<file path="flow/design.v">
module multiplier  #(parameter width = 16)
   ( input    signed  [width-1 : 0] multiplicand,
     input    signed  [width-1 : 0] multiplier,   
     output   signed  [2 * width - 1 : 0] product
   ) ;
   assign  product = multiplicand * multiplier ;
endmodule
module  adder  #(parameter width = 32)  
		( input   signed [width-1 : 0] a ,
		  input   signed [width-1 : 0] b , 
		  output  signed [width-1 : 0] sum
		) ;
    assign   sum = a + b ;
endmodule
module accumulator #(parameter width = 32) 
	(input    clk,
     	 input    ena,
         input    reset,
         input	  signed [width - 1 : 0] acc_in,
   	 output   reg signed [width - 1 : 0] acc_out
	) ;
   always @(posedge clk) begin
      if (reset)  acc_out <= 0 ;
      else if (ena) acc_out <= acc_in ;
   end
endmodule
module mac_demo(input    clk, 
           input    reset, 
           input    ena,
   	   input    signed [16-1 : 0] k,
           input    signed [16-1 : 0] x,   
           output   signed [2 * 16 - 1 : 0] acc_out
          ) ;
           wire     signed [2 * 16 - 1 : 0] p ;
           wire     signed [2 * 16 - 1 : 0] acc_in ;
   multiplier  #(.width(16)) mult_0(.multiplicand(k),
                                          .multiplier(x),
                       			  .product(p)
                			  ) ;
   adder     #(.width(2*16)) add_0(.a(p),
                			 .b(acc_out),
                			 .sum(acc_in)
               				) ;
   accumulator  #(.width(2*16))  acc_0(.clk(clk),
                   			     .reset(reset),
                   			     .ena(ena),
                   			     .acc_in(acc_in),
                   			     .acc_out(acc_out)
                   			) ;
endmodule
</file>
<file path="flow/run.sh">
#!/bin/bash
# the make line also repeats each setting of config.mk as NAME=value (left out here)
make -C /OpenROAD-flow-scripts/flow DESIGN_CONFIG=/design/flow/config.mk WORK_HOME=/design/flow/orfs CLKGATE_MAP_FILE= finish
</file>
<file path="flow/config.mk">
export PLATFORM = sky130hd
export DESIGN_NAME = mac_demo
export DESIGN_NICKNAME = mac_demo
export VERILOG_FILES = /design/flow/design.v
export SDC_FILE = /design/flow/constraint.sdc
export NUM_CORES = 4
export LEC_CHECK = 0
export CAP_MARGIN = 20
export CORE_ASPECT_RATIO = 1.01
export CORE_MARGIN = 2
export CORE_UTILIZATION = 72
export CTS_CLUSTER_DIAMETER = 216
export CTS_CLUSTER_SIZE = 80
export GPL_ROUTABILITY_DRIVEN = 0
export GPL_TIMING_DRIVEN = 1
export MAX_ROUTING_LAYER = met4
export PLACE_DENSITY = 0.35
export SETUP_SLACK_MARGIN = -0.33
export SLEW_MARGIN = 35
export TNS_END_PERCENT = 50
</file>
<file path="flow/constraint.sdc">
create_clock -name core_clock -period 5.79 [get_ports {clk}]
set_input_delay 1.1580 -clock core_clock [delete_from_list [all_inputs] [get_ports {clk}]]
set_output_delay 1.1580 -clock core_clock [all_outputs]
set_load 0.01 [all_outputs]
</file>
==> flow_summary_export.csv, run 1 <==
group,metric,value,unit
critical_path,required,5.96,ns
route,postRouteAntennaNets,0,
logic_synthesis,syn_avg_cell_area,9.221,µm²
sta,tightest_slew,0.7311,ns
grt,grt.total_usage,42.08,%
critical_path,max_stage_delay,0.58,ns
sta,rsz0062_at_grt,"yes",
sta,finalWorstSetupSlack,-0.9367,ns
clocking,postCtsHoldBufs,0,
finish,synthToLayoutAreaGrowth,25.95,%
logic_synthesis,dominantRegCellSynth,"dfxtp_1",
critical_path,reg2regPathDepth,19,
logic_synthesis,ys_sh_simple,14.45,%
critical_path,crit_chain,"clkdlybuf4s15_2 -> nand2_1 -> fa_1 -> fa_1 -> inv_1 -> fa_1 -> fa_1 -> fa_1 -> inv_1 -> fa_1 -> inv_2 -> ha_4 -> a211o_1 -> a2111oi_4 -> o31ai_4 -> a311oi_2 -> o21ai_2 -> buf_4 -> nand4_1 -> o311a_1 -> o22ai_2",
sta,fin_skew,0.005682,ns
clocking,clock-sinks,32,
logic_synthesis,yosysCellCount,1305,
logic_synthesis,ys_top_logic_family,"adder cells",
clocking,cts-root-buf,"clkbuf_16",
place,port_buffers,66,
clocking,clk_pin_slew_worst_paths,0.06,ns
sta,final_max_slew_viol_count,0,
logic_synthesis,adder_share,58.76,%
route,vias,10774,
clocking,clk_path_buf_depth,2,
clocking,insertion_delay,0.29,ns
route,firstDrtPassIters,5,
logic_synthesis,common_cells,"inv_1 (341), fa_1 (292), nand2_1 (145)",
grt,antenna_found_initial,0,
floorplan,core_area,0.01641,mm²
grt,grt_max_degree,35,
route,wl_per_cell,22.87,µm
floorplan,die_w,132.6,µm
sta,period_needed,6.727,ns
critical_path,r2r-end,"acc_0.acc_out[30]$_SDFFE_PP0P_",
logic_synthesis,yosys.area.top_type,"fa_1",
clocking,h-tree-depth,2,
finish,fin_nets,1956,
critical_path,path_max_fanout,3,
place,dp_hpwl,27650,µm
logic_synthesis,post_synth_main_area_contributors,"fa_1 (49%), inv_1 (11%), ha_1 (10%)",
logic_synthesis,yosysChipArea,0.01203,mm²
critical_path,worst-path-stages,21,
critical_path,worst-setup-path-type,"input pin to register",
grt,grt_pass1_wl,55860,µm
logic_synthesis,yosysMostFrequentCell,"inv_1",
run_status,status,"failed layout checks",
sta,max_slew_margin,51.21,%
logic_synthesis,synthCells,1305,
route,viasPerCell,6.150,
grt,grt_overflow,0,
sta,finalSetupTns,-13.84,ns
worst_hold_path,hp-start,"acc_0.acc_out[15]$_SDFFE_PP0P_",
clocking,numCtsBuffers,5,
sta,setup_violations,22,
logic_synthesis,synth_cell_types,59,
critical_path,endpoint,"acc_0.acc_out[30]$_SDFFE_PP0P_",
route,drt_iter0_drc,978,
critical_path,cp_common_cell,"fa_1",
critical_path,r2r-start,"acc_0.acc_out[15]$_SDFFE_PP0P_",
logic_synthesis,xor_share,2.329,%
critical_path,startpoint_type,"input pin",
critical_path,arrival,6.89,ns
logic_synthesis,ys_sh_mux,0.7590,%
place,pre_cts_ws,-1.639,ns
critical_path,crit_path_end_kind,"register",
critical_path,path_buffers,5,
flow_run,warnings,31,
critical_path,crit_start,"k[1]",
critical_path,slowest_stage,"fa_1",
route,wl,40070,µm
sta,hold_viol,0,
logic_synthesis,syn_area,0.01203,mm²
worst_hold_path,min_path_type,"register to register",
logic_synthesis,ys_ff,32,
route,diodes,0,
critical_path,path_delay_family,"adder cells",
sta,fmax,0.1487,GHz
logic_synthesis,ys_sh_aoi,6.425,%
grt,grt_pass1_vias,11456,
floorplan,fp.dieH,133.9,µm
floorplan,row_count,47,
sta,finalClockPeriodUsage,116.2,%
floorplan,die-area,0.01776,mm²
route,drc,0,
logic_synthesis,top_area_share,48.58,%
critical_path,r2r_slack,0.36,ns
floorplan,io_pins,67,
flow_run,timing.max_cap.violations,0,
logic_synthesis,synth_seq_share,5.323,%
clocking,cts_tree,"done",
run_status,so_faults,"setup timing",
worst_hold_path,min_path_cells,2,
logic_synthesis,ys_warn_count,1,
worst_hold_path,hold_end,"acc_0.acc_out[15]$_SDFFE_PP0P_",
logic_synthesis,async_flop_share,0,%
logic_synthesis,synth_nets,1730,
logic_synthesis,edf_count,0,
floorplan,fp-utilization,73.35,%
-- stage by stage --
| step | hold WS [ns] | util, % | instances | instance area [µm²] |
|---|---|---|---|---|
| final | 0.4809 | 92.38 | 1752 | 15160 |
| after global routing | 0.5256 | 92.38 | 1752 | 15160 |
| after CTS | 0.4786 | 89.64 | 1741 | 14710 |
| after floorplan | 0.4934 | - | 1305 | 12270 |
| after global placement | 0.4637 | 86.66 | 1715 | 14220 |
| after detailed placement | 0.4691 | 86.66 | 1715 | 14220 |
-- routing by layer --
metal | up-vias | wire length [µm] | part of all wire, % | global-route usage [%]
met3 | 356 | 3265 | 8.1 | 6.576
met2 | 808 | 19970 | 50 | 74.35
met1 | 5299 | 12850 | 32 | 45.44
li1 | 4311 | - | - | -
met4 | 0 | 3986 | 9.9 | 23.54
met5 | - | 0 | 0 | -
-- area by class of cell --
| cell class | instances | area (µm²) |
|---|---|---|
| clock buffer | 5 | 125.1 |
| clock inverter | 3 | 23.77 |
| fill | 614 | 1250 |
| inverter | 341 | 1282 |
| multi-input combinational | 890 | 10540 |
| sequential | 32 | 640.6 |
| tap | 220 | 275.3 |
| timing repair buffer | 261 | 2275 |
-- timing repair --
item	4_1_cts	5_1_grt
setup buffers	23	14
endpoints found under the setup margin	22	19
cloned	0	0
pin swaps	75	75
gates resized	220	110
==> inputs of run 2 (changes only) <==
- ABC_AREA: default -> 0
- CELL_PAD_IN_SITES_GLOBAL_PLACEMENT: default -> 3
- CORE_ASPECT_RATIO: 1.01 -> default
- CORE_UTILIZATION: 72 -> 65
- CTS_CLUSTER_DIAMETER: 216 -> default
- CTS_CLUSTER_SIZE: 80 -> 36
- GPL_ROUTABILITY_DRIVEN: 0 -> default
- MAX_ROUTING_LAYER: met4 -> default
- MIN_ROUTING_LAYER: default -> met1
- PLACE_DENSITY: 0.35 -> 0.75
- SETUP_SLACK_MARGIN: -0.33 -> 1.25
- SLEW_MARGIN: 35 -> 20
- clock period: 5.79 -> 5.48 ns (I/O delays scaled with it)
==> run 2 against run 1 <==
The run now fails in global placement without I/O. Synthesized cell count is the same. Die area grew 10%. Synthesized area is the same.
==> flow_summary_export.csv, run 2 <==
group,metric,value,unit
run_status,status,"stopped before the end",
run_status,lastStage,"global placement without I/O",
run_status,error,"[ERROR GPL-0301] Utilization 128.364 % exceeds 100%.",
logic_synthesis,synth_nets,1730,
logic_synthesis,yosys.area.top_type,"fa_1",
logic_synthesis,ys_top_logic_family,"adder cells",
floorplan,fp-utilization,66.54,%
logic_synthesis,async_flop_share,0,%
logic_synthesis,top_area_share,48.58,%
logic_synthesis,ys_sh_simple,14.45,%
logic_synthesis,ys_sh_aoi,6.425,%
floorplan,row_count,49,
floorplan,die_w,140.1,µm
floorplan,die-area,0.01962,mm²
logic_synthesis,adder_share,58.76,%
logic_synthesis,dominantRegCellSynth,"dfxtp_1",
floorplan,core_area,0.01809,mm²
logic_synthesis,ys_warn_count,1,
logic_synthesis,ys_sh_mux,0.7590,%
logic_synthesis,edf_count,0,
logic_synthesis,ys_ff,32,
logic_synthesis,syn_avg_cell_area,9.221,µm²
logic_synthesis,xor_share,2.329,%
logic_synthesis,synth_seq_share,5.323,%
logic_synthesis,yosysCellCount,1305,
logic_synthesis,syn_area,0.01203,mm²
logic_synthesis,synthCells,1305,
logic_synthesis,yosysMostFrequentCell,"inv_1",
logic_synthesis,synth_cell_types,59,
logic_synthesis,post_synth_main_area_contributors,"fa_1 (49%), inv_1 (11%), ha_1 (10%)",
logic_synthesis,yosysChipArea,0.01203,mm²
logic_synthesis,common_cells,"inv_1 (341), fa_1 (292), nand2_1 (145)",
floorplan,fp.dieH,140.1,µm
==> inputs of run 3 (changes only) <==
- ABC_AREA: 0 -> default
- CELL_PAD_IN_SITES_GLOBAL_PLACEMENT: 3 -> default
- CORE_UTILIZATION: 65 -> 69
- CTS_CLUSTER_DIAMETER: default -> 37
- CTS_CLUSTER_SIZE: 36 -> 28
- GPL_TIMING_DRIVEN: 1 -> default
- MIN_ROUTING_LAYER: met1 -> default
- PLACE_DENSITY: 0.75 -> default
- SETUP_SLACK_MARGIN: 1.25 -> -0.28
- TNS_END_PERCENT: 50 -> default
- clock period: 5.48 -> 3.68 ns (I/O delays scaled with it)
==> run 3 against run 2 <==
The layout now fails its checks (setup timing). Synthesized cell count did not move. Synthesized area unchanged. Die area is 5.6% lower.
==> flow_summary_export.csv, run 3 <==
group,metric,value,unit
critical_path,endpoint,"acc_0.acc_out[26]$_SDFFE_PP0P_",
logic_synthesis,ys_sh_aoi,6.425,%
logic_synthesis,yosysMostFrequentCell,"inv_1",
floorplan,fp-utilization,70.06,%
clocking,numCtsBuffers,5,
sta,tightest_slew,0.9157,ns
route,wl,47830,µm
logic_synthesis,synth_cell_types,59,
place,port_buffers,66,
logic_synthesis,syn_avg_cell_area,9.221,µm²
worst_hold_path,hold_end,"acc_0.acc_out[31]$_SDFFE_PP0P_",
logic_synthesis,synthCells,1305,
place,dp.cells,1750,
sta,holdWs,0.5779,ns
sta,final_max_slew_viol_count,0,
critical_path,path_max_fanout,5,
route,viasPerCell,6.503,
grt,grt.total_usage,43.47,%
logic_synthesis,synth_nets,1730,
run_status,status,"failed layout checks",
critical_path,arrival,6.95,ns
logic_synthesis,synth_seq_share,5.323,%
logic_synthesis,syn_area,0.01203,mm²
grt,grt_max_degree,31,
place,gp_congestion,0.9071,
logic_synthesis,top_area_share,48.58,%
sta,rsz0062_at_grt,"yes",
clocking,clk_pin_slew_worst_paths,0.06,ns
floorplan,io_pins,67,
worst_hold_path,hp-start,"acc_0.acc_out[31]$_SDFFE_PP0P_",
critical_path,crit_path_end_kind,"register",
floorplan,fp.dieH,136.1,µm
grt,grt_overflow,0,
critical_path,worst-setup-path-type,"input pin to register",
critical_path,worst-path-stages,25,
floorplan,die-area,0.01851,mm²
critical_path,path_buffers,9,
route,drt_iter0_drc,1410,
logic_synthesis,yosysChipArea,0.01203,mm²
critical_path,required,3.87,ns
critical_path,r2r_slack,-2.18,ns
sta,fin_skew,0.006372,ns
clocking,insertion_delay,0.29,ns
clocking,postCtsHoldBufs,0,
route,vias,11673,
sta,fmax,0.1479,GHz
sta,finalClockPeriodUsage,183.7,%
finish,final_cells,1795,
critical_path,reg2regPathDepth,19,
logic_synthesis,ys_warn_count,1,
logic_synthesis,yosysCellCount,1305,
critical_path,max_stage_delay,0.69,ns
logic_synthesis,ys_top_logic_family,"adder cells",
logic_synthesis,adder_share,58.76,%
route,firstDrtPassIters,5,
critical_path,path_delay_family,"adder cells",
finish,fillers,582,
logic_synthesis,ys_sh_mux,0.7590,%
floorplan,row_count,48,
worst_hold_path,min_path_type,"register to register",
flow_run,warnings,31,
logic_synthesis,async_flop_share,0,%
floorplan,core_area,0.01718,mm²
logic_synthesis,dominantRegCellSynth,"dfxtp_1",
flow_run,timing.max_cap.violations,0,
clocking,cts_tree,"done",
clocking,clk_path_buf_depth,2,
logic_synthesis,edf_count,0,
critical_path,startpoint_type,"input pin",
route,postRouteAntennaNets,0,
grt,antenna_found_initial,3,
logic_synthesis,ys_sh_simple,14.45,%
sta,finalWorstSetupSlack,-3.080,ns
grt,grt_pass1_wl,60580,µm
place,dp_hpwl,28210,µm
logic_synthesis,yosys.area.top_type,"fa_1",
clocking,clock-sinks,32,
sta,period_needed,6.760,ns
finish,seqCellArea,640.6,µm²
clocking,cts-root-buf,"clkbuf_16",
run_status,so_faults,"setup timing",
place,pre_cts_ws,-3.391,ns
route,drc,0,
critical_path,r2r-start,"acc_0.acc_out[15]$_SDFFE_PP0P_",
logic_synthesis,post_synth_main_area_contributors,"fa_1 (49%), inv_1 (11%), ha_1 (10%)",
sta,hold_viol,0,
finish,fin_util,92.96,%
grt,grt_pass1_vias,12127,
critical_path,r2r-end,"acc_0.acc_out[26]$_SDFFE_PP0P_",
critical_path,slowest_stage,"nor2_1",
sta,setup_violations,28,
logic_synthesis,xor_share,2.329,%
finish,logic_area,0.01096,mm²
logic_synthesis,common_cells,"inv_1 (341), fa_1 (292), nand2_1 (145)",
worst_hold_path,min_path_cells,2,
finish,synthToLayoutAreaGrowth,32.69,%
route,wl_per_cell,26.64,µm
floorplan,die_w,136.1,µm
finish,fin_nets,1992,
clocking,h-tree-depth,2,
sta,max_slew_margin,38.73,%
logic_synthesis,ys_ff,32,
critical_path,crit_start,"k[15]",
==> run 3: per-layer routing <==
| layer | global-route usage (%) | wire (µm) | up-vias |
|---|---|---|---|
| li1 | - | - | 4382 |
| met1 | 46.76 | 13700 | 5644 |
| met2 | 77.64 | 22110 | 1098 |
| met3 | 8.762 | 5893 | 547 |
| met4 | 28.07 | 6108 | 2 |
| met5 | 0 | 12 | - |
==> run 3: timing repair <==
item	4_1_cts	5_1_grt
pin swaps	133	100
gates resized	311	129
buffers inserted	29	19
setup endpoints to repair	29	28
==> run 3: cell type report <==
type	count	share of cell area, %
Multi-Input combinational cell	890	68.63
Timing Repair Buffer	297	16.58
Inverter	341	8.047
Sequential cell	32	4.012
Tap cell	225	1.763
Clock buffer	6	0.8698
Clock inverter	2	0.06269
Antenna cell	2	0.03134
==> run 3: through the flow <==
stage               setup TNS [ns]  instance area [µm²]
floorplan                   -43.86                12550
CTS                         -51.17                15430
finish                      -62.21                15970
global placement            -70.49                14630
global route                -65.52                15970
detailed placement          -72.72                14630
==> inputs of run 4 (changes only) <==
- CORE_UTILIZATION: 69 -> 68
- CTS_CLUSTER_DIAMETER: 37 -> 42
- CTS_CLUSTER_SIZE: 28 -> default
- HOLD_SLACK_MARGIN: default -> 0.27
- SETUP_SLACK_MARGIN: -0.28 -> 1.02
- clock period: 3.68 -> 3.83 ns (I/O delays scaled with it)
==> run 4 against run 3 <==
Still fails the layout checks on setup timing. Hold slack improved by 0.0034 ns. Synthesized area unchanged. Sequential cell count is the same. Die area increased by 1.4%. Critical endpoint is now acc_0.acc_out[18]$_SDFFE_PP0P_.
==> flow_summary_export.csv, run 4 <==
group,metric,value,unit
run_status,status,"failed layout checks",
run_status,so_faults,"setup timing",
sta,setup_violations,28,
critical_path,reg2regPathDepth,18,
finish,fillers,676,
critical_path,startpoint_type,"input pin",
logic_synthesis,yosysChipArea,0.01203,mm²
clocking,numCtsBuffers,5,
finish,logic_area,0.01084,mm²
flow_run,timing.max_cap.violations,0,
critical_path,max_stage_delay,0.58,ns
logic_synthesis,ys_warn_count,1,
sta,max_slew_margin,57.45,%
critical_path,r2r_slack,-1.45,ns
logic_synthesis,ys_top_logic_family,"adder cells",
clocking,cts_tree,"done",
clocking,clk_path_buf_depth,2,
logic_synthesis,ys_sh_simple,14.45,%
critical_path,slowest_stage,"fa_1",
logic_synthesis,adder_share,58.76,%
logic_synthesis,xor_share,2.329,%
logic_synthesis,async_flop_share,0,%
sta,period_needed,6.319,ns
sta,final_max_slew_viol_count,0,
flow_run,warnings,32,
sta,tightest_slew,0.6363,ns
grt,grt_max_degree,31,
logic_synthesis,top_area_share,48.58,%
grt,grt_pass1_wl,55750,µm
sta,finalClockPeriodUsage,165.0,%
route,drc,0,
place,dp_hpwl,27420,µm
route,wl,39880,µm
logic_synthesis,ys_sh_mux,0.7590,%
logic_synthesis,syn_avg_cell_area,9.221,µm²
logic_synthesis,synthCells,1305,
critical_path,required,4.01,ns
logic_synthesis,common_cells,"inv_1 (341), fa_1 (292), nand2_1 (145)",
finish,seqCellArea,640.6,µm²
floorplan,die_w,137.0,µm
critical_path,worst-path-stages,24,
critical_path,path_max_fanout,8,
floorplan,row_count,48,
clocking,clock-sinks,32,
route,wl_per_cell,22.15,µm
logic_synthesis,yosys.area.top_type,"fa_1",
floorplan,fp-utilization,69.57,%
route,viasPerCell,5.952,
clocking,h-tree-depth,2,
logic_synthesis,ys_sh_aoi,6.425,%
clocking,insertion_delay,0.29,ns
grt,grt_overflow,0,
route,postRouteAntennaNets,0,
logic_synthesis,edf_count,0,
critical_path,path_delay_family,"adder cells",
route,drt_iter0_drc,850,
floorplan,fp.dieH,137.0,µm
critical_path,crit_chain,"buf_6 -> buf_8 -> buf_4 -> nand2_1 -> fa_1 -> inv_1 -> fa_1 -> inv_1 -> fa_1 -> inv_1 -> fa_1 -> fa_1 -> inv_1 -> fa_1 -> inv_1 -> ha_4 -> a211oi_4 -> a41oi_4 -> a21oi_2 -> nor2b_2 -> o31ai_2 -> buf_4 -> mux2_4 -> a311o_1",
grt,antenna_found_initial,1,
critical_path,crit_start,"k[5]",
place,gp_congestion,0.9151,
critical_path,r2r-end,"acc_0.acc_out[28]$_SDFFE_PP0P_",
worst_hold_path,min_path_type,"register to register",
logic_synthesis,synth_nets,1730,
sta,fin_skew,0.005527,ns
grt,grt.total_usage,39.29,%
worst_hold_path,hold_end,"acc_0.acc_out[31]$_SDFFE_PP0P_",
logic_synthesis,yosysCellCount,1305,
route,firstDrtPassIters,7,
critical_path,path_buffers,9,
logic_synthesis,synth_seq_share,5.323,%
critical_path,worst-setup-path-type,"input pin to register",
floorplan,die-area,0.01878,mm²
critical_path,crit_path_end_kind,"register",
route,vias,10713,
critical_path,cp_common_cell,"fa_1",
critical_path,endpoint,"acc_0.acc_out[18]$_SDFFE_PP0P_",
critical_path,r2r-start,"acc_0.acc_out[15]$_SDFFE_PP0P_",
worst_hold_path,min_path_cells,2,
finish,fin_nets,1998,
sta,hold_viol,0,
logic_synthesis,ys_ff,32,
clocking,postCtsHoldBufs,0,
logic_synthesis,yosysMostFrequentCell,"inv_1",
sta,finalWorstSetupSlack,-2.489,ns
logic_synthesis,syn_area,0.01203,mm²
clocking,clk_pin_slew_worst_paths,0.06,ns
finish,synthToLayoutAreaGrowth,32.18,%
place,pre_cts_ws,-3.116,ns
clocking,cts-root-buf,"clkbuf_16",
grt,grt_pass1_vias,11417,
logic_synthesis,dominantRegCellSynth,"dfxtp_1",
place,port_buffers,66,
sta,rsz0062_at_grt,"yes",
logic_synthesis,synth_cell_types,59,
worst_hold_path,hp-start,"acc_0.acc_out[31]$_SDFFE_PP0P_",
critical_path,arrival,6.50,ns
sta,fmax,0.1582,GHz
floorplan,core_area,0.01730,mm²
floorplan,io_pins,67,
sta,holdWs,0.5814,ns
logic_synthesis,post_synth_main_area_contributors,"fa_1 (49%), inv_1 (11%), ha_1 (10%)",
## run 4: layer usage
metal | up-vias | share of wire (%) | global-route usage, %
met5 | - | 0.14 | 0
met4 | 2 | 7.7 | 19.36
met3 | 287 | 8.7 | 9.815
met2 | 716 | 52 | 71.09
met1 | 5320 | 32 | 42.68
li1 | 4388 | - | -
## run 4: repair_timing
item | 4_1_cts | 5_1_grt
resized | 278 | 106
pin swaps | 102 | 90
setup endpoints to repair | 30 | 30
gates cloned | 0 | 0
setup buffers | 29 | 13
## run 4: cell type report
type / instances / share of cell area [%]
Timing Repair Buffer: 303 / 16.90
Antenna cell: 1 / 0.01573
Clock inverter: 2 / 0.2202
Clock buffer: 6 / 0.8102
Tap cell: 225 / 1.770
Multi-Input combinational cell: 890 / 68.17
Inverter: 341 / 8.094
Sequential cell: 32 / 4.027
## run 4: through the flow
stage	setup TNS [ns]	utilization [%]	instances	cell area, µm²
after detailed placement	-69.38	84.78	1749	14660
after floorplan	-40.44	-	1305	12620
after global routing	-55.66	91.95	1799	15900
final	-52.90	91.96	1800	15910
after CTS	-48.31	89.29	1786	15440
after global placement	-67.04	84.78	1749	14660
==> inputs of run 5 (changes only) <==
- CORE_UTILIZATION: 68 -> 57
- CTS_CLUSTER_DIAMETER: 42 -> default
- HOLD_SLACK_MARGIN: 0.27 -> default
- SETUP_SLACK_MARGIN: 1.02 -> default
- clock period: 3.83 -> 4.69 ns (I/O delays scaled with it)
==> run 5 against run 4 <==
Sequential cell count is the same. First-iteration DRC count fell by 56%. The layout still fails its checks (setup timing). Wire length shrank 21%. Synthesized area is the same. Design area rose by 1.4%. Synthesized cell count did not move.
==> flow_summary_export.csv, run 5 <==
group,metric,value,unit
worst_hold_path,hp-start,"acc_0.acc_out[29]$_SDFFE_PP0P_",
grt,grt.total_usage,29.89,%
logic_synthesis,ys_warn_count,1,
floorplan,die_w,149.3,µm
flow_run,warnings,31,
critical_path,reg2regPathDepth,18,
place,dp_hpwl,26650,µm
route,postRouteAntennaNets,0,
route,route.met3.wl,1019,µm
sta,period_needed,6.269,ns
logic_synthesis,common_cells,"inv_1 (341), fa_1 (292), nand2_1 (145)",
grt,grt_pass1_wl,51330,µm
logic_synthesis,xor_share,2.329,%
critical_path,startpoint_type,"input pin",
route,wl_met2,17360,µm
worst_hold_path,hold_end,"acc_0.acc_out[29]$_SDFFE_PP0P_",
floorplan,row_count,53,
route,drt_iter0_drc,370,
floorplan,io_pins,67,
finish,postLayoutCellArea,0.01612,mm²
sta,setup_violations,26,
clocking,cts-root-buf,"clkbuf_16",
logic_synthesis,yosys.area.top_type,"fa_1",
route,vias,9606,
place,pre_cts_ws,-2.539,ns
route,top_layer_used,"met4",
floorplan,core_area,0.02089,mm²
grt,grt_pass1_vias,10338,
logic_synthesis,synth_seq_share,5.323,%
sta,finalWorstSetupSlack,-1.579,ns
critical_path,path_delay_family,"adder cells",
clocking,postCtsHoldBufs,0,
route,diodes,0,
route,wl_per_cell,16.96,µm
place,gp_congestion,0.8654,
logic_synthesis,syn_avg_cell_area,9.221,µm²
route,wl,31540,µm
critical_path,crit_path_end_kind,"register",
logic_synthesis,post_synth_main_area_contributors,"fa_1 (49%), inv_1 (11%), ha_1 (10%)",
run_status,status,"failed layout checks",
logic_synthesis,top_area_share,48.58,%
logic_synthesis,ys_ff,32,
sta,tightest_slew,0.7208,ns
critical_path,arrival,6.43,ns
logic_synthesis,synthCells,1305,
critical_path,path_buffers,5,
logic_synthesis,yosysCellCount,1305,
finish,final_cells,1860,
sta,max_slew_margin,51.89,%
grt,grt_overflow,0,
place,dp.cells,1793,
critical_path,endpoint,"acc_0.acc_out[28]$_SDFFE_PP0P_",
logic_synthesis,ys_sh_aoi,6.425,%
route,viasPerCell,5.165,
clocking,clk_pin_slew_worst_paths,0.05,ns
route,drc,0,
critical_path,cp_common_cell,"fa_1",
critical_path,path_max_fanout,6,
logic_synthesis,synth_nets,1730,
sta,fin_skew,0.004463,ns
clocking,clk_path_buf_depth,2,
place,post_dp_cell_area,0.01457,mm²
logic_synthesis,synth_cell_types,59,
critical_path,required,4.85,ns
route,wl_met1,12080,µm
critical_path,r2r-start,"acc_0.acc_out[15]$_SDFFE_PP0P_",
place,port_buffers,66,
sta,hold_viol,0,
run_status,so_faults,"setup timing",
clocking,numCtsBuffers,5,
logic_synthesis,ys_top_logic_family,"adder cells",
critical_path,worst-setup-path-type,"input pin to register",
critical_path,crit_start,"x[4]",
grt,grt_max_degree,35,
sta,rsz0062_at_grt,"yes",
floorplan,fp-utilization,57.61,%
logic_synthesis,dominantRegCellSynth,"dfxtp_1",
logic_synthesis,async_flop_share,0,%
logic_synthesis,edf_count,0,
worst_hold_path,min_path_type,"register to register",
sta,fmax,0.1595,GHz
logic_synthesis,yosysMostFrequentCell,"inv_1",
clocking,clock-sinks,32,
finish,fin_nets,2009,
logic_synthesis,ys_sh_mux,0.7590,%
sta,finalClockPeriodUsage,133.7,%
grt,antenna_found_initial,0,
clocking,h-tree-depth,2,
critical_path,r2r_slack,-0.56,ns
floorplan,fp.dieH,149.3,µm
route,firstDrtPassIters,7,
critical_path,slowest_stage,"fa_1",
critical_path,worst-path-stages,21,
critical_path,r2r-end,"acc_0.acc_out[28]$_SDFFE_PP0P_",
logic_synthesis,syn_area,0.01203,mm²
critical_path,crit_chain,"buf_12 -> and2_4 -> fa_1 -> inv_1 -> fa_1 -> inv_2 -> fa_1 -> fa_2 -> fa_1 -> inv_2 -> fa_1 -> inv_2 -> ha_4 -> a211o_1 -> a2111oi_4 -> o31ai_4 -> a311oi_4 -> o21ai_2 -> o31ai_2 -> xor2_1 -> o21ai_1",
finish,fillers,1507,
floorplan,die-area,0.02229,mm²
clocking,insertion_delay,0.29,ns
clocking,cts_tree,"done",
flow_run,timing.max_cap.violations,0,
logic_synthesis,yosysChipArea,0.01203,mm²
sta,final_max_slew_viol_count,0,
finish,synthToLayoutAreaGrowth,33.99,%
critical_path,max_stage_delay,0.55,ns
worst_hold_path,min_path_cells,2,
logic_synthesis,ys_sh_simple,14.45,%
logic_synthesis,adder_share,58.76,%
==> run 5: metrics by stage <==
step / utilization [%] / TNS (ns) / hold WS (ns)
finish: 77.19 / -29.08 / 0.5053
global placement: 69.76 / -49.58 / 0.5013
floorplan: - / -23.26 / 0.4934
CTS: 74.72 / -31.26 / 0.5125
global route: 77.19 / -33.23 / 0.5364
detailed placement: 69.76 / -50.93 / 0.5005
==> run 5: layout make-up <==
class / instances / area, µm² / area share [%]
Timing Repair Buffer: 314 / 2811 / 17.44
Clock buffer: 8 / 146.4 / 0.9079
Inverter: 341 / 1285 / 7.969
Sequential cell: 32 / 640.6 / 3.973
Tap cell: 275 / 344.1 / 2.134
Multi-Input combinational cell: 890 / 10900 / 67.58
==> run 5: per-layer routing <==
layer,GRT usage [%],vias to the layer above
met4,9.238,0
li1,-,4408
met1,36.95,4939
met2,55.12,196
met5,0,-
met3,3.089,63
==> run 5: timing repair <==
item / 4_1_cts / 5_1_grt
setup endpoints to repair: 28 / 27
buffers inserted: 46 / 24
gates resized: 301 / 149
pin swaps: 161 / 148
==> inputs of run 6 (changes only) <==
- CELL_PAD_IN_SITES_DETAIL_PLACEMENT: default -> 2
- CORE_ASPECT_RATIO: default -> 0.54
- CORE_UTILIZATION: 57 -> 39
- CTS_CLUSTER_SIZE: default -> 15
- GPL_ROUTABILITY_DRIVEN: default -> 0
- GPL_TIMING_DRIVEN: default -> 1
- MAX_ROUTING_LAYER: default -> met5
- PLACE_DENSITY_LB_ADDON: default -> 0.22
- SETUP_SLACK_MARGIN: default -> -0.19
- SLEW_MARGIN: 20 -> 35
- clock period: 4.69 -> 9.01 ns (I/O delays scaled with it)
==> run 6 against run 5 <==
Now clean on timing, DRC and antenna. Wire length up 53%. First-iteration DRC count increased by 92%. Setup slack improved by 1.8 ns. Die area is 45% higher. Count of clock-buffer cells in the layout is 3 lower. Clock skew rose by 0.0039 ns. Sequential share of layout area is 0.80 points higher. Via count shrank 1.3%. Hold slack worse by 0.00063 ns. Non-clock buffer count decreased by 222. Cell count is 4.4% lower. Sequential cell count did not move.
==> flow_summary_export.csv, run 6 <==
group,metric,value,unit
route,drt_iter0_drc,710,
critical_path,path_buffers,5,
finish,fin_util,43.97,%
grt,grt_max_degree,35,
worst_hold_path,min_path_cells,2,
critical_path,path_delay_family,"adder cells",
floorplan,die-area,0.03235,mm²
logic_synthesis,top_area_share,48.58,%
logic_synthesis,synthCells,1305,
floorplan,row_count,47,
clocking,clk_path_buf_depth,2,
place,port_buffers,66,
critical_path,crit_path_end_kind,"register",
run_status,status,"finished clean",
clocking,post-cts-setup-buffer-count,0,
logic_synthesis,post_synth_main_area_contributors,"fa_1 (49%), inv_1 (11%), ha_1 (10%)",
critical_path,endpoint,"acc_0.acc_out[31]$_SDFFE_PP0P_",
route,postRouteAntennaNets,0,
logic_synthesis,xor_share,2.329,%
logic_synthesis,yosysMostFrequentCell,"inv_1",
sta,rsz0062_at_grt,"no",
logic_synthesis,yosysCellCount,1305,
finish,final_cells,1779,
sta,setup_violations,0,
critical_path,crit_chain,"clkdlybuf4s50_1 -> and2_1 -> fa_1 -> inv_1 -> fa_1 -> inv_1 -> fa_1 -> fa_1 -> fa_1 -> inv_1 -> fa_1 -> inv_1 -> ha_1 -> a21o_1 -> a21oi_1 -> o21bai_1 -> a41o_1 -> nand4_1 -> a21oi_1 -> or3_1 -> a311oi_1",
finish,fin_nets,1787,
critical_path,slowest_stage,"clkdlybuf4s50_1",
grt,grt_pass1_wl,74780,µm
clocking,h-tree-depth,2,
critical_path,arrival,8.97,ns
clocking,clk_pin_slew_worst_paths,0.06,ns
logic_synthesis,yosys.area.top_type,"fa_1",
flow_run,warnings,26,
logic_synthesis,edf_count,0,
floorplan,fp.dieH,133.1,µm
logic_synthesis,common_cells,"inv_1 (341), fa_1 (292), nand2_1 (145)",
logic_synthesis,synth_cell_types,59,
finish,logic_area,0.009956,mm²
logic_synthesis,synth_nets,1730,
critical_path,worst-setup-path-type,"input pin to register",
critical_path,max_stage_delay,0.77,ns
clocking,numCtsBuffers,5,
grt,antenna_found_initial,0,
route,diodes,0,
critical_path,worst-path-stages,21,
logic_synthesis,ys_sh_simple,14.45,%
floorplan,die_w,243.0,µm
logic_synthesis,ys_warn_count,1,
sta,finalSetupTns,0,ns
logic_synthesis,ys_sh_aoi,6.425,%
finish,seqCellArea,640.6,µm²
grt,grt_pass1_vias,11501,
logic_synthesis,async_flop_share,0,%
critical_path,startpoint_type,"input pin",
worst_hold_path,hold_end,"acc_0.acc_out[29]$_SDFFE_PP0P_",
flow_run,timing.max_cap.violations,0,
floorplan,core_area,0.03052,mm²
logic_synthesis,syn_avg_cell_area,9.221,µm²
route,vias,9483,
route,viasPerCell,5.331,
critical_path,path_max_fanout,16,
clocking,clock-sinks,32,
place,dp_hpwl,43100,µm
sta,finalClockPeriodUsage,97.29,%
floorplan,io_pins,67,
route,firstDrtPassIters,5,
logic_synthesis,synth_seq_share,5.323,%
critical_path,crit_start,"x[3]",
logic_synthesis,adder_share,58.76,%
critical_path,cp_common_cell,"fa_1",
logic_synthesis,ys_top_logic_family,"adder cells",
logic_synthesis,ys_ff,32,
critical_path,r2r_slack,3.07,ns
logic_synthesis,syn_area,0.01203,mm²
finish,fillers,3313,
sta,tightest_slew,0.9050,ns
critical_path,r2r-end,"acc_0.acc_out[28]$_SDFFE_PP0P_",
logic_synthesis,ys_sh_mux,0.7590,%
logic_synthesis,dominantRegCellSynth,"dfxtp_1",
critical_path,required,9.21,ns
logic_synthesis,yosysChipArea,0.01203,mm²
grt,grt.total_usage,31.42,%
route,wl_per_cell,27.20,µm
critical_path,r2r-start,"acc_0.acc_out[15]$_SDFFE_PP0P_",
route,drc,0,
place,dp.cells,1771,
grt,grt_overflow,0,
sta,max_slew_margin,39.49,%
worst_hold_path,hp-start,"acc_0.acc_out[29]$_SDFFE_PP0P_",
floorplan,fp-utilization,39.43,%
critical_path,reg2regPathDepth,18,
sta,final_max_slew_viol_count,0,
clocking,cts_resized,0,
sta,period_needed,8.766,ns
worst_hold_path,min_path_type,"register to register",
sta,fin_skew,0.008408,ns
route,wl,48390,µm
sta,fmax,0.1141,GHz
clocking,cts_tree,"done",
sta,hold_viol,0,
clocking,cts-root-buf,"clkbuf_16",
finish,synthToLayoutAreaGrowth,11.52,%
clocking,insertion_delay,0.29,ns
clocking,postCtsHoldBufs,0,
run 6: final cells by class:
cell class / instances / share of cell area, %
tap: 416 / 3.878
clock buffer: 5 / 0.9323
multi-input combinational: 890 / 74.18
inverter: 341 / 9.538
clock inverter: 3 / 0.3170
timing repair buffer: 92 / 6.377
sequential: 32 / 4.773
run 6: layer usage:
metal  up-vias  GRT usage (%)  wire [µm]
li1       3959              -          -
met1      5084          44.24      21810
met2       356          50.49      22270
met3        84          5.659       3094
met4         0          7.669       1216
met5         -              0          0
run 6: through the flow:
step | hold slack (ns) | setup slack, ns | cell area [µm²]
2_1_floorplan | 0.4934 | 1.517 | 12030
3_3_place_gp | 0.4895 | 0.5103 | 13250
3_5_place_dp | 0.5024 | 0.09905 | 13250
4_1_cts | 0.5032 | 0.3378 | 13420
5_1_grt | 0.5358 | 0.04410 | 13420
6_report | 0.5047 | 0.2438 | 13420
==> inputs of run 7 (changes only) <==
- CELL_PAD_IN_SITES_DETAIL_PLACEMENT: 2 -> default
- CORE_ASPECT_RATIO: 0.54 -> default
- CORE_UTILIZATION: 39 -> 55
- CTS_CLUSTER_DIAMETER: default -> 348
- CTS_CLUSTER_SIZE: 15 -> 98
- GPL_ROUTABILITY_DRIVEN: 0 -> default
- GPL_TIMING_DRIVEN: 1 -> default
- MAX_ROUTING_LAYER: met5 -> default
- PLACE_DENSITY_LB_ADDON: 0.22 -> default
- SETUP_SLACK_MARGIN: -0.19 -> default
- SLEW_MARGIN: 35 -> 20
- clock period: 9.01 -> 4.18 ns (I/O delays scaled with it)
==> run 7 against run 6 <==
The layout now fails its checks (setup timing). Utilization is 30 points higher. Via count is 0.75% higher. Sequential share of layout area is 0.77 points lower. Count of clock-buffer cells in the layout stayed put. Non-clock buffer count is 228 higher. Design area is 19% higher. Highest routed layer unchanged. Clock skew is 0.0011 ns lower. Critical path type unchanged. Wire length is 34% lower. Critical path depth stayed put. Cell count is 5.2% higher.
==> flow_summary_export.csv, run 7 <==
group,metric,value,unit
sta,finalWorstSetupSlack,-1.965,ns
finish,synthToLayoutAreaGrowth,32.89,%
route,drt_iter0_drc,334,
sta,rsz0062_at_grt,"yes",
route,wl_per_cell,17.10,µm
grt,busiest_layer,"met2",
grt,use_met2,54.01,%
logic_synthesis,yosysCellCount,1305,
clocking,cts_tree,"done",
sta,fin_skew,0.007290,ns
grt,grt.total_usage,28.97,%
critical_path,arrival,6.34,ns
sta,hold_viol,0,
logic_synthesis,top_area_share,48.58,%
logic_synthesis,adder_share,58.76,%
grt,antenna_found_initial,1,
sta,period_needed,6.145,ns
route,postRouteAntennaNets,0,
floorplan,die_w,151.9,µm
logic_synthesis,synth_nets,1730,
logic_synthesis,ys_sh_aoi,6.425,%
logic_synthesis,common_cells,"inv_1 (341), fa_1 (292), nand2_1 (145)",
grt,gr-usage-met3,2.881,%
finish,fin_util,73.96,%
sta,finalClockPeriodUsage,147.0,%
sta,max_slew_margin,56.01,%
clocking,clock-sinks,32,
logic_synthesis,syn_avg_cell_area,9.221,µm²
place,port_buffers,66,
critical_path,worst-path-stages,21,
critical_path,required,4.37,ns
sta,finalSetupTns,-39.86,ns
floorplan,row_count,54,
logic_synthesis,ys_warn_count,1,
critical_path,startpoint_type,"input pin",
sta,setup_violations,27,
logic_synthesis,ys_sh_simple,14.45,%
clocking,postCtsHoldBufs,0,
flow_run,warnings,30,
floorplan,die-area,0.02308,mm²
sta,fmax,0.1627,GHz
clocking,numCtsBuffers,5,
place,post_dp_cell_area,0.01468,mm²
route,vias,9554,
critical_path,r2r_slack,-1.00,ns
critical_path,endpoint,"acc_0.acc_out[31]$_SDFFE_PP0P_",
sta,holdWs,0.5522,ns
worst_hold_path,min_path_cells,2,
clocking,clk_path_buf_depth,2,
critical_path,path_delay_family,"adder cells",
grt,grt_use_met1,35.90,%
logic_synthesis,syn_area,0.01203,mm²
finish,fin_nets,2015,
flow_run,timing.max_cap.violations,0,
critical_path,reg2regPathDepth,18,
critical_path,worst-setup-path-type,"input pin to register",
place,gp_congestion,0.8451,
finish,postLayoutCellArea,0.01599,mm²
floorplan,io_pins,67,
run_status,status,"failed layout checks",
grt,grt_pass1_vias,10569,
run_status,so_faults,"setup timing",
logic_synthesis,yosys.area.top_type,"fa_1",
grt,grt_max_degree,31,
critical_path,r2r-end,"acc_0.acc_out[28]$_SDFFE_PP0P_",
clocking,cts-root-buf,"clkbuf_16",
logic_synthesis,async_flop_share,0,%
worst_hold_path,min_path_type,"register to register",
logic_synthesis,ys_sh_mux,0.7590,%
critical_path,crit_start,"k[6]",
clocking,clk_pin_slew_worst_paths,0.06,ns
route,firstDrtPassIters,5,
critical_path,slowest_stage,"fa_1",
critical_path,crit_path_end_kind,"register",
floorplan,fp.dieH,151.9,µm
grt,grt_pass1_wl,52940,µm
floorplan,fp-utilization,55.66,%
critical_path,max_stage_delay,0.57,ns
worst_hold_path,hold_end,"acc_0.acc_out[0]$_SDFFE_PP0P_",
logic_synthesis,yosysMostFrequentCell,"inv_1",
critical_path,r2r-start,"acc_0.acc_out[15]$_SDFFE_PP0P_",
logic_synthesis,synthCells,1305,
worst_hold_path,hp-start,"acc_0.acc_out[0]$_SDFFE_PP0P_",
logic_synthesis,edf_count,0,
logic_synthesis,yosysChipArea,0.01203,mm²
place,dp_hpwl,27170,µm
grt,grt_overflow,0,
logic_synthesis,post_synth_main_area_contributors,"fa_1 (49%), inv_1 (11%), ha_1 (10%)",
sta,final_max_slew_viol_count,0,
logic_synthesis,synth_cell_types,59,
floorplan,core_area,0.02162,mm²
route,wl,32010,µm
logic_synthesis,dominantRegCellSynth,"dfxtp_1",
critical_path,path_buffers,7,
critical_path,crit_chain,"buf_8 -> buf_6 -> and2_4 -> fa_1 -> inv_2 -> fa_2 -> fa_1 -> inv_2 -> fa_2 -> fa_1 -> inv_2 -> fa_1 -> inv_2 -> ha_4 -> buf_6 -> a2111oi_4 -> a21oi_2 -> o211ai_2 -> a21oi_2 -> or3_1 -> a311oi_1",
logic_synthesis,xor_share,2.329,%
route,viasPerCell,5.104,
clocking,insertion_delay,0.29,ns
logic_synthesis,synth_seq_share,5.323,%
logic_synthesis,ys_ff,32,
critical_path,path_max_fanout,5,
route,drc,0,
clocking,h-tree-depth,2,
logic_synthesis,ys_top_logic_family,"adder cells",
sta,tightest_slew,0.6577,ns
## run 7: routing by layer
| layer | part of all wire, % | vias up |
|---|---|---|
| li1 | - | 4429 |
| met1 | 39 | 4871 |
| met2 | 55 | 199 |
| met3 | 3.3 | 55 |
| met4 | 3.0 | 0 |
| met5 | 0 | - |
## run 7: layout make-up
cell class	count	area, µm²
flip-flops and latches	32	640.6
fillers	1623	5629
well taps	280	350.3
clock inverters	3	23.77
repair buffers	320	2816
multi-input cells	890	10750
clock buffers	5	125.1
diodes	1	2.502
inverters	341	1285
## run 7: what timing repair did
| action | CTS | global route |
|---|---|---|
| setup endpoints to repair | 28 | 28 |
| buffers inserted | 34 | 28 |
| pin swaps | 132 | 133 |
| resized | 264 | 149 |
| gates cloned | 0 | 0 |
## run 7: metrics by stage
| step | instances | setup WS (ns) |
|---|---|---|
| final | 1872 | -1.965 |
| after global routing | 1872 | -2.205 |
| after CTS | 1852 | -2.238 |
| after detailed placement | 1811 | -2.869 |
| after global placement | 1811 | -2.847 |
| after floorplan | 1305 | -2.066 |
==> inputs of run 8 (changes only) <==
- CAP_MARGIN: 20 -> 40
- CORE_UTILIZATION: 55 -> 40
- CTS_CLUSTER_DIAMETER: 348 -> default
- CTS_CLUSTER_SIZE: 98 -> 13
- SETUP_SLACK_MARGIN: default -> -0.38
- clock period: 4.18 -> 7.0 ns (I/O delays scaled with it)
==> run 8 against run 7 <==
Still fails the layout checks on setup timing. Synthesized cell count is the same. Non-clock buffer count shrank 105. Via count is 5.1% lower. Synthesized area unchanged. Critical path type unchanged. Critical endpoint is now acc_0.acc_out[26]$_SDFFE_PP0P_.
==> flow_summary_export.csv, run 8 <==
group,metric,value,unit
grt,grt_pass1_vias,9854,
logic_synthesis,common_cells,"inv_1 (341), fa_1 (292), nand2_1 (145)",
logic_synthesis,post_synth_main_area_contributors,"fa_1 (49%), inv_1 (11%), ha_1 (10%)",
place,dp_hpwl,26230,µm
logic_synthesis,synthCells,1305,
route,wl_per_cell,15.34,µm
sta,max_slew_margin,52.09,%
logic_synthesis,adder_share,58.76,%
route,viasPerCell,4.835,
critical_path,path_max_fanout,4,
logic_synthesis,ys_ff,32,
clocking,postCtsHoldBufs,0,
logic_synthesis,ys_sh_aoi,6.425,%
sta,setup_violations,8,
floorplan,row_count,63,
logic_synthesis,top_area_share,48.58,%
worst_hold_path,min_path_cells,2,
route,firstDrtPassIters,5,
finish,fin_nets,1910,
worst_hold_path,min_path_type,"register to register",
logic_synthesis,async_flop_share,0,%
finish,postLayoutCellArea,0.01444,mm²
floorplan,core_area,0.02964,mm²
sta,finalClockPeriodUsage,102.3,%
clocking,clk_path_buf_depth,2,
critical_path,crit_path_end_kind,"register",
critical_path,crit_chain,"clkdlybuf4s50_1 -> nand2b_1 -> fa_1 -> fa_1 -> inv_1 -> fa_1 -> fa_1 -> fa_1 -> inv_1 -> fa_1 -> inv_1 -> ha_1 -> a211o_1 -> a2111oi_4 -> o31ai_2 -> a311oi_2 -> o21ai_2 -> buf_4 -> xnor2_1 -> nor2_1 -> a31o_2",
sta,period_needed,7.159,ns
grt,antenna_found_initial,0,
logic_synthesis,edf_count,0,
flow_run,warnings,26,
floorplan,die_w,177.5,µm
clocking,clk_pin_slew_worst_paths,0.05,ns
finish,final_cells,1876,
place,port_buffers,66,
critical_path,r2r_slack,1.62,ns
critical_path,reg2regPathDepth,19,
floorplan,fp-utilization,40.60,%
critical_path,crit_start,"k[0]",
logic_synthesis,syn_avg_cell_area,9.221,µm²
route,drt_iter0_drc,317,
floorplan,io_pins,67,
critical_path,worst-setup-path-type,"input pin to register",
grt,grt.total_usage,19.58,%
sta,final_max_slew_viol_count,0,
logic_synthesis,ys_sh_simple,14.45,%
floorplan,die-area,0.03149,mm²
logic_synthesis,yosys.area.top_type,"fa_1",
critical_path,worst-path-stages,21,
place,gp_congestion,0.8512,
critical_path,endpoint,"acc_0.acc_out[26]$_SDFFE_PP0P_",
route,vias,9070,
critical_path,path_buffers,5,
finish,synthToLayoutAreaGrowth,20.01,%
logic_synthesis,ys_warn_count,1,
critical_path,required,7.17,ns
worst_hold_path,hp-start,"acc_0.acc_out[15]$_SDFFE_PP0P_",
critical_path,r2r-end,"acc_0.acc_out[26]$_SDFFE_PP0P_",
finish,fillers,2868,
clocking,clock-sinks,32,
clocking,cts_tree,"done",
run_status,so_faults,"setup timing",
run_status,status,"failed layout checks",
logic_synthesis,yosysMostFrequentCell,"inv_1",
logic_synthesis,ys_sh_mux,0.7590,%
clocking,insertion_delay,0.28,ns
place,post_dp_cell_area,0.01423,mm²
clocking,cts-root-buf,"clkbuf_16",
floorplan,fp.dieH,177.5,µm
critical_path,arrival,7.33,ns
logic_synthesis,yosysChipArea,0.01203,mm²
critical_path,cp_common_cell,"fa_1",
logic_synthesis,syn_area,0.01203,mm²
clocking,h-tree-depth,2,
critical_path,slowest_stage,"fa_1",
critical_path,path_delay_family,"adder cells",
sta,finalWorstSetupSlack,-0.1589,ns
logic_synthesis,synth_nets,1730,
logic_synthesis,dominantRegCellSynth,"dfxtp_1",
route,wl,28770,µm
sta,fin_skew,0.006225,ns
logic_synthesis,synth_seq_share,5.323,%
worst_hold_path,hold_end,"acc_0.acc_out[15]$_SDFFE_PP0P_",
grt,grt_max_degree,35,
grt,grt_pass1_wl,48810,µm
logic_synthesis,ys_top_logic_family,"adder cells",
clocking,numCtsBuffers,5,
route,diodes,0,
critical_path,startpoint_type,"input pin",
sta,holdWs,0.4950,ns
logic_synthesis,yosysCellCount,1305,
logic_synthesis,synth_cell_types,59,
critical_path,max_stage_delay,0.56,ns
critical_path,r2r-start,"acc_0.acc_out[15]$_SDFFE_PP0P_",
logic_synthesis,xor_share,2.329,%
place,pre_cts_ws,-0.7402,ns
sta,tightest_slew,0.7178,ns
route,postRouteAntennaNets,0,
place,dp.cells,1873,
sta,hold_viol,0,
grt,grt_overflow,0,
flow_run,timing.max_cap.violations,0,
sta,fmax,0.1397,GHz
route,drc,0,
-- run 8: routing by layer --
metal | routed length [µm] | share of wire (%) | vias to the layer above | GRT usage (%)
met5 | 0 | 0 | - | 0
met4 | 494 | 1.7 | 0 | 3.381
met3 | 886 | 3.1 | 35 | 1.885
met2 | 15180 | 53 | 176 | 35.66
met1 | 12210 | 42 | 4656 | 25.50
li1 | - | - | 4203 | -
-- run 8: final cells by class --
cell class	instances	area, µm²	area share (%)
Multi-Input combinational cell	890	10010	69.32
Timing Repair Buffer	215	1858	12.86
Clock inverter	2	35.03	0.2426
Tap cell	390	488.0	3.379
Inverter	341	1280	8.863
Sequential cell	32	640.6	4.436
Clock buffer	6	128.9	0.8923
-- run 8: stage by stage --
stage | utilization, % | TNS [ns]
after CTS | 48.64 | -2.254
final | 48.73 | -0.7318
after global placement | 48.02 | -7.001
after global routing | 48.73 | -3.468
after detailed placement | 48.02 | -7.830
after floorplan | - | -0.09098
-- run 8: repair_timing --
item / in CTS / in global routing
pin swaps: 3 / 14
setup endpoints to repair: 2 / 10
buffers inserted: 1 / 1
resized: 11 / 27
endpoints found under the hold margin: 0 / 0
==> inputs of run 9 (changes only) <==
- CAP_MARGIN: 40 -> 20
- CORE_UTILIZATION: 40 -> 72
- CTS_CLUSTER_DIAMETER: default -> 39
- CTS_CLUSTER_SIZE: 13 -> 28
- SETUP_SLACK_MARGIN: -0.38 -> 1.15
- clock period: 7.0 -> 4.52 ns (I/O delays scaled with it)
==> run 9 against run 8 <==
The flow now stops in global routing. Synthesized cell count is the same. Die area is 44% lower. Synthesized area unchanged.
==> flow_summary_export.csv, run 9 <==
group,metric,value,unit
run_status,status,"stopped before the end",
run_status,lastStage,"global routing",
run_status,error,"[ERROR DPL-0038] Utilization greater than 100%, impossible to legalize",
logic_synthesis,ys_sh_mux,0.7590,%
logic_synthesis,ys_sh_simple,14.45,%
place,post_dp_cell_area,0.01464,mm²
logic_synthesis,synth_nets,1730,
logic_synthesis,synthCells,1305,
logic_synthesis,ys_warn_count,1,
floorplan,die_w,133.3,µm
clocking,numCtsBuffers,5,
logic_synthesis,adder_share,58.76,%
logic_synthesis,syn_area,0.01203,mm²
logic_synthesis,yosysChipArea,0.01203,mm²
floorplan,fp.dieH,133.3,µm
logic_synthesis,top_area_share,48.58,%
logic_synthesis,edf_count,0,
clocking,postCtsHoldBufs,0,
clocking,clock-sinks,32,
clocking,cts-root-buf,"clkbuf_16",
logic_synthesis,dominantRegCellSynth,"dfxtp_1",
place,port_buffers,66,
logic_synthesis,yosys.area.top_type,"fa_1",
floorplan,fp-utilization,73.09,%
floorplan,die-area,0.01776,mm²
floorplan,io_pins,67,
clocking,clk_path_buf_depth,2,
place,pre_cts_ws,-2.648,ns
logic_synthesis,yosysCellCount,1305,
logic_synthesis,ys_sh_aoi,6.425,%
place,gp_congestion,0.9053,
logic_synthesis,yosysMostFrequentCell,"inv_1",
logic_synthesis,ys_ff,32,
logic_synthesis,syn_avg_cell_area,9.221,µm²
logic_synthesis,xor_share,2.329,%
logic_synthesis,ys_top_logic_family,"adder cells",
floorplan,row_count,47,
logic_synthesis,synth_seq_share,5.323,%
logic_synthesis,post_synth_main_area_contributors,"fa_1 (49%), inv_1 (11%), ha_1 (10%)",
logic_synthesis,common_cells,"inv_1 (341), fa_1 (292), nand2_1 (145)",
clocking,h-tree-depth,2,
logic_synthesis,async_flop_share,0,%
logic_synthesis,synth_cell_types,59,
floorplan,core_area,0.01647,mm²
place,dp.cells,1741,
place,dp_hpwl,28830,µm
-- run 9: what timing repair did --
item	CTS
gates cloned	1
setup buffers	47
endpoints found under the setup margin	29
resized	334
pin swaps	154
-- run 9: per-stage QoR --
stage,util [%],hold WS [ns]
after floorplan,-,0.4934
after global placement,88.88,0.5043
after detailed placement,88.88,0.5110
after CTS,95.69,0.5208
==> inputs of run 10 (changes only) <==
- CORE_UTILIZATION: 72 -> 65
- CTS_CLUSTER_DIAMETER: 39 -> default
- CTS_CLUSTER_SIZE: 28 -> default
- PLACE_DENSITY: default -> 0.36
- SETUP_SLACK_MARGIN: 1.15 -> default
- clock period: 4.52 -> 7.85 ns (I/O delays scaled with it)
==> run 10 against run 9 <==
The run now finishes clean. Synthesized area is the same. Die area rose by 10%. Synthesized cell count is the same.
==> flow_summary_export.csv, run 10 <==
group,metric,value,unit
logic_synthesis,synth_seq_share,5.323,%
logic_synthesis,syn_avg_cell_area,9.221,µm²
critical_path,cp_common_cell,"fa_1",
floorplan,die-area,0.01962,mm²
logic_synthesis,ys_sh_aoi,6.425,%
logic_synthesis,ys_ff,32,
logic_synthesis,post_synth_main_area_contributors,"fa_1 (49%), inv_1 (11%), ha_1 (10%)",
sta,rsz0062_at_grt,"no",
critical_path,crit_start,"k[5]",
worst_hold_path,hold_end,"acc_0.acc_out[15]$_SDFFE_PP0P_",
critical_path,max_stage_delay,0.54,ns
route,wl_per_cell,17.05,µm
sta,max_slew_margin,48.17,%
logic_synthesis,async_flop_share,0,%
sta,fmax,0.1319,GHz
floorplan,io_pins,67,
logic_synthesis,syn_area,0.01203,mm²
grt,grt_pass1_wl,47790,µm
grt,grt_pass1_vias,9566,
logic_synthesis,yosysCellCount,1305,
grt,grt_max_degree,35,
sta,setup_violations,0,
critical_path,slowest_stage,"clkdlybuf4s50_1",
clocking,numCtsBuffers,5,
logic_synthesis,synthCells,1305,
logic_synthesis,adder_share,58.76,%
grt,antenna_found_initial,0,
place,dp_hpwl,25010,µm
logic_synthesis,ys_sh_simple,14.45,%
grt,grt.total_usage,31.22,%
sta,hold_viol,0,
clocking,insertion_delay,0.29,ns
route,firstDrtPassIters,24,
route,viasPerCell,5.407,
sta,finalClockPeriodUsage,96.57,%
critical_path,r2r-start,"acc_0.acc_out[15]$_SDFFE_PP0P_",
worst_hold_path,min_path_cells,2,
route,diodes,0,
route,wl,28050,µm
route,vias,8894,
critical_path,endpoint,"acc_0.acc_out[18]$_SDFFE_PP0P_",
run_status,status,"finished clean",
finish,fin_nets,1840,
floorplan,fp.dieH,140.1,µm
route,drc,0,
clocking,postCtsHoldBufs,0,
sta,tightest_slew,0.7752,ns
sta,finalWorstSetupSlack,0.2692,ns
finish,synthToLayoutAreaGrowth,12.93,%
critical_path,startpoint_type,"input pin",
critical_path,crit_chain,"clkdlybuf4s50_1 -> buf_4 -> and2_1 -> fa_1 -> inv_1 -> fa_1 -> fa_1 -> inv_1 -> fa_1 -> fa_1 -> inv_1 -> fa_1 -> inv_1 -> ha_1 -> o211ai_1 -> and3_1 -> a41oi_4 -> a21oi_2 -> nor2b_2 -> o31ai_1 -> mux2_1 -> a311o_1",
logic_synthesis,yosys.area.top_type,"fa_1",
finish,logic_area,0.009968,mm²
sta,period_needed,7.581,ns
finish,fillers,1360,
critical_path,path_buffers,6,
clocking,cts_tree,"done",
clocking,cts-root-buf,"clkbuf_16",
place,pre_cts_ws,-0.06661,ns
clocking,h-tree-depth,2,
critical_path,required,8.02,ns
flow_run,warnings,28,
logic_synthesis,yosysChipArea,0.01203,mm²
clocking,clock-sinks,32,
logic_synthesis,yosysMostFrequentCell,"inv_1",
logic_synthesis,ys_warn_count,1,
worst_hold_path,min_path_type,"register to register",
logic_synthesis,ys_top_logic_family,"adder cells",
critical_path,r2r-end,"acc_0.acc_out[28]$_SDFFE_PP0P_",
floorplan,row_count,49,
sta,holdWs,0.4817,ns
critical_path,worst-setup-path-type,"input pin to register",
place,gp_congestion,0.8714,
logic_synthesis,dominantRegCellSynth,"dfxtp_1",
critical_path,path_delay_family,"adder cells",
floorplan,die_w,140.1,µm
clocking,clk_path_buf_depth,2,
sta,final_max_slew_viol_count,0,
critical_path,crit_path_end_kind,"register",
logic_synthesis,xor_share,2.329,%
sta,fin_skew,0.006539,ns
floorplan,fp-utilization,66.54,%
critical_path,worst-path-stages,22,
floorplan,core_area,0.01809,mm²
route,postRouteAntennaNets,0,
logic_synthesis,top_area_share,48.58,%
critical_path,path_max_fanout,9,
grt,grt_overflow,0,
logic_synthesis,ys_sh_mux,0.7590,%
critical_path,r2r_slack,2.50,ns
logic_synthesis,edf_count,0,
place,port_buffers,66,
logic_synthesis,synth_nets,1730,
critical_path,reg2regPathDepth,18,
finish,seqCellArea,640.6,µm²
logic_synthesis,synth_cell_types,59,
logic_synthesis,common_cells,"inv_1 (341), fa_1 (292), nand2_1 (145)",
flow_run,timing.max_cap.violations,0,
worst_hold_path,hp-start,"acc_0.acc_out[15]$_SDFFE_PP0P_",
route,drt_iter0_drc,353,
critical_path,arrival,7.75,ns
clocking,clk_pin_slew_worst_paths,0.06,ns
## run 10: final cells by class
type                            instances  area share [%]
Multi-Input combinational cell        890           73.35
Tap cell                              229           2.108
Timing Repair Buffer                  145           9.280
Inverter                              341           9.418
Clock buffer                            6           1.022
Clock inverter                          2          0.1105
Sequential cell                        32           4.714
## run 10: through the flow
| step | std cells | cell area, µm² | setup TNS, ns | utilization (%) |
|---|---|---|---|---|
| 2_1_floorplan | 1305 | 12030 | 0 | - |
| 3_3_place_gp | 1637 | 13420 | -0.01071 | 74.18 |
| 3_5_place_dp | 1637 | 13420 | -0.1141 | 74.18 |
| 4_1_cts | 1645 | 13570 | 0 | 75.03 |
| 5_1_grt | 1645 | 13590 | 0 | 75.14 |
| 6_report | 1645 | 13590 | 0 | 75.14 |
## run 10: timing repair
item	4_1_cts	5_1_grt
endpoints found under the setup margin	0	3
setup buffers	0	0
gates resized	0	4
## run 10: routing by layer
metal / vias to the layer above / global-route usage (%) / wire length, µm
met5: - / 0 / 0
met4: 0 / 7.656 / 773
met3: 39 / 4.342 / 1294
met2: 220 / 57.32 / 15120
met1: 4563 / 39.33 / 10860
li1: 4072 / - / -
